== run 1 ==
## fpga3
module fpga3(
    input [3:0] SW,
    input rot_A, input rot_B, input rot_dwn,
    input BTN0, input BTN1, input BTN2,
    input reset, input clk,
    output [7:0] LED,
	 output R, output G, output B,
	 output h_sync, output v_sync
    );
reg[10:0] H_scan,V_scan;
wire H_on , V_on;
wire[10:0] X_pix , Y_pix;
reg RR , GG , BB;
reg[2:0] pattn;
reg[3:0] rot_indx;
reg[19:0] debcnt;
reg scal2;
wire scal1,scal_change;
reg[2:0] pattn_scal;
reg dett_A,dett_B,deb_A,deb_B,deb_AA;
wire[10:0] RAD;
reg[10:0] X_cntr;
wire R210,R220,R230,R240,R250,R212,R214,R216 ;
wire G210,G220,G230,G240,G250,G212,G214,G216;
wire B210,B220,B230,B240,B250,B212,B214,B216;
always@(posedge reset or posedge clk)
	if(reset)
		H_scan<= 11'h000;
	else if(H_scan== 11'd1040)
		H_scan<= 11'h001;
	else
		H_scan<= H_scan+11'h001; 
always@(posedge reset or posedge clk)
	if(reset)
		V_scan<= 11'h000;
	else if(V_scan== 11'd666 && H_scan== 11'd1040 )
		V_scan<= 11'h001;
	else if(H_scan== 11'd1040)
		V_scan<= V_scan+11'h001; 
	else
		V_scan<= V_scan;
assign  H_on= (H_scan>= 11'd0105 && H_scan<= 11'd0904);
assign  V_on= (V_scan>= 11'd0023 && V_scan<= 11'd0622);
assign  h_sync= ~(H_scan>= 11'd0921 && H_scan<= 11'd1040);
assign  v_sync= ~(V_scan>= 11'd0659 && V_scan<= 11'd0666);
assign  X_pix= (H_scan>=11'd0105 && H_scan<=11'd0904)? H_scan - 11'd0105 : 11'd0000;
assign  Y_pix= (V_scan>=11'd0023 && V_scan<=11'd0622)? V_scan - 11'd0023 : 11'd0000;
assign  R= RR;
assign  G= GG;            			  
assign  B= BB;
always@(*)
	if(~H_on || ~V_on || ~SW[0])
		RR=1'b0;
	else if(pattn==3'b001 && ((X_pix>=11'd0001 && X_pix<=11'd0300) || (X_pix>=11'd0601 && X_pix<=11'd0700)))
		RR= 1'b1;
	else if(pattn==3'b010)
		case({pattn_scal, rot_indx})  
			7'b0010000,7'b0010100:RR= R210;
			7'b0010001,7'b0010101:RR= R212; 
			7'b0010010,7'b0010110:RR= R214;
			7'b0010011,7'b0010111:RR= R216;
  ...
Size in the first run: ~6,200 cells after synthesis, roughly 0.044 mm^2 of cells after synthesis.
export LEC_CHECK = 0
export ABC_AREA = 1
export CAP_MARGIN = 20
export CORE_MARGIN = 2
export CORE_UTILIZATION = 72
export CTS_CLUSTER_DIAMETER = 297
export CTS_CLUSTER_SIZE = 95
export PLACE_DENSITY = 0.43
export SLEW_MARGIN = 20
export TNS_END_PERCENT = 10
create_clock -name core_clock -period 29.2 [get_ports {clk}]
run.sh (not shown) runs the stock make flow with config.mk's settings and CLKGATE_MAP_FILE=.
The flow completed for run 1, but it is not clean: the layout still shows negative setup slack.
For run 2, these inputs were changed with respect to run 1:
Settings: PLACE_DENSITY no longer set, was 0.43; TNS_END_PERCENT no longer set, was 10; CTS_CLUSTER_DIAMETER no longer set, was 297; CTS_CLUSTER_SIZE no longer set, was 95; the clock period (ns, I/O delays scaled along) now 61.7, was 29.2.
Notes after the runs:
Having completed the whole flow, run 2 delivered a layout that passed the timing, DRC and antenna checks. Going from run 1 to run 2, tally of filler cells in the layout went up by 418, yosys-reported design area after synthesis was more or less identical, relative area change from synthesis to final layout went down by 5.9 points, worst hold slack was more or less identical. As far as count of TritonRoute iterations in the first routing pass goes, run 2 and run 1 are indistinguishable; the numbers are identical. Looking at top metal layer carrying routed signals, the met5 result is from run 2; the met4 one comes from run 1.
Modified inputs, run 3 compared to run 2
Settings: a change of CAP_MARGIN from 20 to 5; an added CTS_CLUSTER_DIAMETER of 140; a change of the clock period (ns, I/O delays scaled along) from 61.7 to 27.0.
Findings:
Every stage of run 3 finished as expected; the final checks, on the other hand, flagged negative setup slack, which means the layout fails.
Run 3 vs. run 2: via count increased 2,463; required time at the worst-slack endpoint decreased 27.76 ns; initial antenna violation count decreased 2; clock-buffer cell count essentially unchanged.

---

== job 1125 ==
Starting RTL as in the previous note.
clock: 12.4 ns
lec_check: 0
cap_margin: 20
core_margin: 2
core_utilization: 72
cts_cluster_size: 50
place_density_lb_addon: 0.01
setup_slack_margin: 3.65
slew_margin: 20
Every stage of job 1125 finished as expected; the final checks, on the other hand, flagged negative setup slack, which means the layout fails.
Relative to job 1125, the following input files were edited for job 6242:
Settings: removing CTS_CLUSTER_SIZE (formerly 50); removing PLACE_DENSITY_LB_ADDON (formerly 0.01); changing CORE_UTILIZATION from 72 to 40; removing SETUP_SLACK_MARGIN (formerly 3.65); changing the clock period (ns, I/O delays scaled along) from 12.4 to 50.0.
[summary]
Job 6242 completed end to end with timing, DRC and antenna clean. Diff job 1125 -> job 6242: wire length on met1 increased 6500 microns; number of tap cells added at floorplan increased about 80%; horizontal extent of the die increased about 34%. Against job 1125, job 6242 comes in 1 lower on antenna diode instance count. Compared with job 1125, in job 6242 wire length moved down, depth of the CTS H-tree level. Job 6242 vs job 1125, highest metal layer used by the detailed router: met5 vs met4.

---

fpga3 again, from the RTL that the note above started with.
export LEC_CHECK = 0
export CAP_MARGIN = 25
export CELL_PAD_IN_SITES_GLOBAL_PLACEMENT = 3
export CORE_ASPECT_RATIO = 1.35
export CORE_MARGIN = 5
export CORE_UTILIZATION = 24
export CTS_CLUSTER_DIAMETER = 264
export CTS_CLUSTER_SIZE = 32
export GPL_ROUTABILITY_DRIVEN = 0
export GPL_TIMING_DRIVEN = 0
export MAX_ROUTING_LAYER = met4
export MIN_ROUTING_LAYER = met1
export PLACE_DENSITY = 0.61
export SETUP_SLACK_MARGIN = 5.0
export SLEW_MARGIN = 20
export TNS_END_PERCENT = 40
create_clock -name core_clock -period 85.5 [get_ports {clk}]
Change:
ABC_AREA = 1   (was default)
CAP_MARGIN = 20   (was 25)
CELL_PAD_IN_SITES_GLOBAL_PLACEMENT = default   (was 3)
CORE_ASPECT_RATIO = default   (was 1.35)
CORE_MARGIN = 2   (was 5)
CORE_UTILIZATION = 40   (was 24)
CTS_CLUSTER_DIAMETER = default   (was 264)
CTS_CLUSTER_SIZE = default   (was 32)
GPL_ROUTABILITY_DRIVEN = default   (was 0)
MAX_ROUTING_LAYER = default   (was met4)
MIN_ROUTING_LAYER = default   (was met1)
PLACE_DENSITY = default   (was 0.61)
SETUP_SLACK_MARGIN = default   (was 5.0)
TNS_END_PERCENT = default   (was 40)
clock period = 50.0 ns   (was 85.5 ns; I/O delays follow)
After rerunning: The changed run completed without violations. Core utilization came out higher by 16 points. Clock skew came out lower by 0.0036 ns. Die size came out lower by 39%. Design area came out higher by 0.32%.
